## run 1
Design sample_dsp, start of the top module:
module sample_dsp(
	input         clk_20M,
	input         rst_n,
	input         WR,
	input         RD,
	input         CS0,
	input  [7:0]  DSP_Add,
	input  [15:0] DSP_Data_in,
	output [15:0] DSP_Data_out,
	output        DSP_Data_oe,
	input  [6:0]  chAn,
	input  [6:0]  chBn,
	input  [15:0] data_in,
	input         busy0,
	output [3:0]  LED,
	output        cs0_n,
	output        cs1_n,
	output        convst,
	output        enc_rst
);
	wire        clk_1M, tick_1M;
	wire        IncEncoderRd;
	wire [15:0] inc0, inc1, inc2, inc3, inc4, inc5, inc6;
	wire [15:0] abs0, abs1, abs2, abs3, abs4, abs5, abs6, abs7;
	wire [15:0] abs8, abs9, absA, absB, absC, absD, absE, absF;
	clk_1M inst45(.clk0(clk_20M), .rst_n(rst_n), .clk_1M(clk_1M), .tick(tick_1M));
	IncEncoderGroup inst(
		.clk_encoder(clk_20M), .en(tick_1M), .rst_n(rst_n), .RD(IncEncoderRd),
		.chA(~chAn), .chB(~chBn),
		.data_out0(inc0), .data_out1(inc1), .data_out2(inc2), .data_out3(inc3),
		.data_out4(inc4), .data_out5(inc5), .data_out6(inc6));
	AbsEncoder inst1(
		.clk(clk_20M), .clk_rd(IncEncoderRd), .rst_n(rst_n),
		.data_in(data_in), .cs0_n(cs0_n), .cs1_n(cs1_n), .busy0(busy0),
		.convst(convst), .enc_rst(enc_rst),
		.data_out0(abs0), .data_out1(abs1), .data_out2(abs2), .data_out3(abs3),
		.data_out4(abs4), .data_out5(abs5), .data_out6(abs6), .data_out7(abs7),
		.data_out8(abs8), .data_out9(abs9), .data_outA(absA), .data_outB(absB),
		.data_outC(absC), .data_outD(absD), .data_outE(absE), .data_outF(absF));
	ParaBus ParaBusInst(
		.clk(clk_20M), .rst_n(rst_n),
		.DSP_Add(DSP_Add), .DSP_Data_in(DSP_Data_in), .DSP_Data_out(DSP_Data_out),
  ...
For scale: ~2700 cells after synthesis, roughly 600 flip-flops.
Settings: LEC_CHECK=0, CAP_MARGIN=30, CELL_PAD_IN_SITES_DETAIL_PLACEMENT=1, CELL_PAD_IN_SITES_GLOBAL_PLACEMENT=2, CORE_MARGIN=6, CORE_UTILIZATION=40, CTS_CLUSTER_SIZE=80, GPL_ROUTABILITY_DRIVEN=0, MIN_ROUTING_LAYER=met1, SLEW_MARGIN=20, TNS_END_PERCENT=5; clock period 7.79 ns.
run.sh (not shown) runs the stock make flow with config.mk's settings and CLKGATE_MAP_FILE=.
For run 2, these inputs were changed with respect to run 1:
# run 1
export LEC_CHECK = 0
export CAP_MARGIN = 30
export CELL_PAD_IN_SITES_DETAIL_PLACEMENT = 1
export CELL_PAD_IN_SITES_GLOBAL_PLACEMENT = 2
export CORE_MARGIN = 6
export CORE_UTILIZATION = 40
export CTS_CLUSTER_SIZE = 80
export GPL_ROUTABILITY_DRIVEN = 0
export MIN_ROUTING_LAYER = met1
export SLEW_MARGIN = 20
export TNS_END_PERCENT = 5
create_clock -name core_clock -period 7.79 [get_ports {clk_20M}]
# run 2
export LEC_CHECK = 0
export CAP_MARGIN = 20
export CORE_MARGIN = 2
export CORE_UTILIZATION = 72
export CTS_CLUSTER_DIAMETER = 397
export PLACE_DENSITY = 0.39
export SLEW_MARGIN = 20
create_clock -name core_clock -period 4.04 [get_ports {clk_20M}]
[summary]
- When the final numbers for run 1 and run 2 were put side by side, the share of the clock period used by the worst path after layout turned out to be greater in run 2.
- Compared with run 1, in run 2 net count of the finished layout now larger; total number of H-tree levels lower; cell area after layout down about 2%; worst-case register-to-register setup slack lower.
The following lists how run 3 was set up differently from run 2:
# run 2
export LEC_CHECK = 0
export CAP_MARGIN = 20
export CORE_MARGIN = 2
export CORE_UTILIZATION = 72
export CTS_CLUSTER_DIAMETER = 397
export PLACE_DENSITY = 0.39
export SLEW_MARGIN = 20
create_clock -name core_clock -period 4.04 [get_ports {clk_20M}]
# run 3
export LEC_CHECK = 0
export ABC_AREA = 1
export CAP_MARGIN = 20
export CORE_MARGIN = 2
export CORE_UTILIZATION = 72
export CTS_CLUSTER_DIAMETER = 206
export PLACE_DENSITY_LB_ADDON = 0.09
export SETUP_SLACK_MARGIN = 0.67
export SLEW_MARGIN = 20
create_clock -name core_clock -period 2.32 [get_ports {clk_20M}]
Notes after the runs:
- Run 3 did not finish: a tool error stopped it during 5_1_grt.
- Sort run 2 and run 3 by count of cells resized by post-cts repair, descending, and run 3 comes first.
- The mux cell area share after synthesis number comes out lower for run 3 vs run 2.
- Run 3 against run 2: die outline area went up, die height went up.
- [compare] base=run 2 new=run 3: global placement routability congestion now sits higher, area inside the core boundary went up 2.5%, fraction of the mapped netlist area in simple logic gates increased 18 points.
What run 4 does differently from run 3 at the input level:
# run 3
export LEC_CHECK = 0
export ABC_AREA = 1
export CAP_MARGIN = 20
export CORE_MARGIN = 2
export CORE_UTILIZATION = 72
export CTS_CLUSTER_DIAMETER = 206
export PLACE_DENSITY_LB_ADDON = 0.09
export SETUP_SLACK_MARGIN = 0.67
export SLEW_MARGIN = 20
create_clock -name core_clock -period 2.32 [get_ports {clk_20M}]
# run 4
export LEC_CHECK = 0
export CAP_MARGIN = 20
export CORE_MARGIN = 2
export CORE_UTILIZATION = 72
export CTS_CLUSTER_DIAMETER = 394
export CTS_CLUSTER_SIZE = 99
export SLEW_MARGIN = 20
create_clock -name core_clock -period 2.1 [get_ports {clk_20M}]
Findings:
Run 4: aborted in 5_1_grt (tool error)
Run 3 → run 4: number of instances resized during post-cts repair shows a reduction of 30; count of library flops with an enable pin comparable; routability congestion estimate from global placement -4.7%.
Compared with run 3, in run 4 horizontal die dimension lower; post-synthesis net count lower.

v34:
sample_dsp again, from the RTL that the note above started with.
Settings: LEC_CHECK=0, ABC_AREA=1, CAP_MARGIN=10, CELL_PAD_IN_SITES_DETAIL_PLACEMENT=0, CELL_PAD_IN_SITES_GLOBAL_PLACEMENT=3, CORE_ASPECT_RATIO=1.82, CORE_MARGIN=5, CORE_UTILIZATION=50, CTS_CLUSTER_SIZE=54, GPL_ROUTABILITY_DRIVEN=1, GPL_TIMING_DRIVEN=0, HOLD_SLACK_MARGIN=0.26, MAX_ROUTING_LAYER=met4, PLACE_DENSITY_LB_ADDON=0.11, SETUP_SLACK_MARGIN=-0.39, SLEW_MARGIN=20, TNS_END_PERCENT=70; clock period 7.88 ns.
The log for v34 ends in global placement without I/O (3_1_place_gp_skip_io) with error FLW-0024, so the run never completed.
diff inputs: v34 => v50
Settings: CTS_CLUSTER_SIZE changed from 54 to 36; SLEW_MARGIN changed from 20 to 25; CELL_PAD_IN_SITES_DETAIL_PLACEMENT changed from 0 to 2; SETUP_SLACK_MARGIN removed (was -0.39); CELL_PAD_IN_SITES_GLOBAL_PLACEMENT changed from 3 to 1.
Results
From v34 to v50 the numbers moved as follows: die area about even, adder and majority gate portion of the synthesized area did not really move. From v34 to v50 the numbers moved as follows: post-synthesis async set-or-reset flop share roughly the same, pre-placement core utilization roughly the same, synthesized chip area reported by yosys roughly the same, distinct cell type count after synthesis roughly the same, post-synthesis xor/xnor area fraction roughly the same. None of the runs v34 and v50 ends with a clean layout. For v34, the flow was terminated by a tool error in global placement without I/O (3_1_place_gp_skip_io) and produced no final design. detailed placement (3_5_place_dp): v50 exited with error.
> inputs changed (v50 -> v53)
Settings: an added CTS_CLUSTER_DIAMETER of 349; a deleted CTS_CLUSTER_SIZE that had been 36; a deleted TNS_END_PERCENT that had been 70; a deleted CORE_ASPECT_RATIO that had been 1.82; a change of CELL_PAD_IN_SITES_DETAIL_PLACEMENT from 2 to 1; a change of GPL_ROUTABILITY_DRIVEN from 1 to 0; a deleted ABC_AREA that had been 1; a change of CAP_MARGIN from 10 to 15; a deleted HOLD_SLACK_MARGIN that had been 0.26; a change of CORE_UTILIZATION from 50 to 55; a change of CORE_MARGIN from 5 to 3; a deleted PLACE_DENSITY_LB_ADDON that had been 0.11; a change of SLEW_MARGIN from 25 to 10; a deleted CELL_PAD_IN_SITES_GLOBAL_PLACEMENT that had been 1; a change of the clock period (ns, I/O delays scaled along) from 7.88 to 5.0.
Results
Comparing simple-gate share of the synthesized area for v50 and v53, the smaller number came from v53.
v53 against v50: die boundary width has increased, cell count in the Yosys report has decreased.
As far as share of synthesized cell area in full adder, half adder and majority cells is concerned, v53 and v50 perform about the same.
Area of the die ended up 9500 um^2 lower on v53 than on v50.
Count of buffers inserted at the top-level ports: v53 < v50
The flow did not stop early for v53: all stages ran, and the layout cleared the timing, design-rule and antenna checks.
Area of the core: v53 vs v50 down about 12%
The following lists how v56 was set up differently from v53:
Settings: a change of CORE_UTILIZATION from 55 to 40; a change of CAP_MARGIN from 15 to 20; a deleted MAX_ROUTING_LAYER that had been met4; a deleted GPL_ROUTABILITY_DRIVEN that had been 0; a change of CORE_MARGIN from 3 to 6; a deleted GPL_TIMING_DRIVEN that had been 0; an added PLACE_DENSITY_LB_ADDON of 0.03; a deleted CELL_PAD_IN_SITES_DETAIL_PLACEMENT that had been 1; an added CELL_PAD_IN_SITES_GLOBAL_PLACEMENT of 2; an added CTS_CLUSTER_SIZE of 80; a deleted CTS_CLUSTER_DIAMETER that had been 349; a change of SLEW_MARGIN from 10 to 20.
==> results <==
- Every stage of the flow completed for v56, and the final layout passed the timing, design-rule and antenna checks.
- Endpoint of the worst setup timing path: inst.encoder_2.databuf[15] -> v56, inst.encoder_3.databuf[15] -> v53
- For v56, the startpoint of the most critical setup path was inst.encoder_2.state[1], unlike v53, where it was inst.encoder_3.state[1].
- In v56 the clock period minus final worst setup slack turned out 0.39 ns lower than in v53.
- Synthesized cell count: v53 vs v56 identical
- Looking at topmost layer with routed signal wires, the met5 result is from v56; the met4 one comes from v53.
- Per the comparison of v56 with v53, setup slack after layout increased 0.39 ns, share of power burned in the clock network picked up an extra 0.9 points, maximum frequency rose 9.1%.
#### Input delta (v37 over v56)
Settings: swapping 40 for 60 in CORE_UTILIZATION; clearing CELL_PAD_IN_SITES_GLOBAL_PLACEMENT, which used to be 2; clearing PLACE_DENSITY_LB_ADDON, which used to be 0.03; swapping 6 for 2 in CORE_MARGIN; clearing CTS_CLUSTER_SIZE, which used to be 80; swapping 5.0 for 2.36 in the clock period (ns, I/O delays scaled along).
==> comparison <==
- Every stage of v37 finished as expected; the final checks, on the other hand, flagged setup timing, which means the layout fails.
- In the metrics for v56 and v37, the one carrying the higher number of antenna violations at the first check in global routing is v37.
- The lower count of plain and timing-repair buffers came out of v56.
- v56 reports its worst-path cell with the longest stage delay as sky130_fd_sc_hd__o41ai_1 while v37 reports sky130_fd_sc_hd__dfrtp_1.
- [v37] site row count fell about 18% relative to v56
- Side by side, number of post-CTS setup repair buffers turned out higher in v37 than in v56.
- Relative to v56, total power has increased by about 110% in v37.
Setup changes, v37 to v10
Settings: GPL_TIMING_DRIVEN: unset -> 0; CORE_UTILIZATION: 60 -> 64; CELL_PAD_IN_SITES_DETAIL_PLACEMENT: unset -> 1; SLEW_MARGIN: 20 -> 30; the clock period (ns, I/O delays scaled along): 2.36 -> 5.0.
## What came out
Among v37 and v10, the run that stopped before the end is v10, and it is the only one. In v37 the implementation completed, yet the final layout does not meet the checks, the culprit being setup timing. Looking only at quantity of I/O buffers inserted on ports, and setting everything else aside, the lower value of v37 and v10 goes to v10. What v37 reported for total core area has to be multiplied by 0.932 to get the figure for v10. v10 against v37: post-CTS repair timing setup buffer count lower, die width lower, yosys-reported design area after synthesis roughly the same, post-cts sizing count lower, number of distinct library cells after synthesis roughly the same. Synthesized area of v10 is on par with v37. Relative to v37, die size decreased by 3200 um^2 in v10.
No activity file was given, so power comes from the tool's default toggle rates.
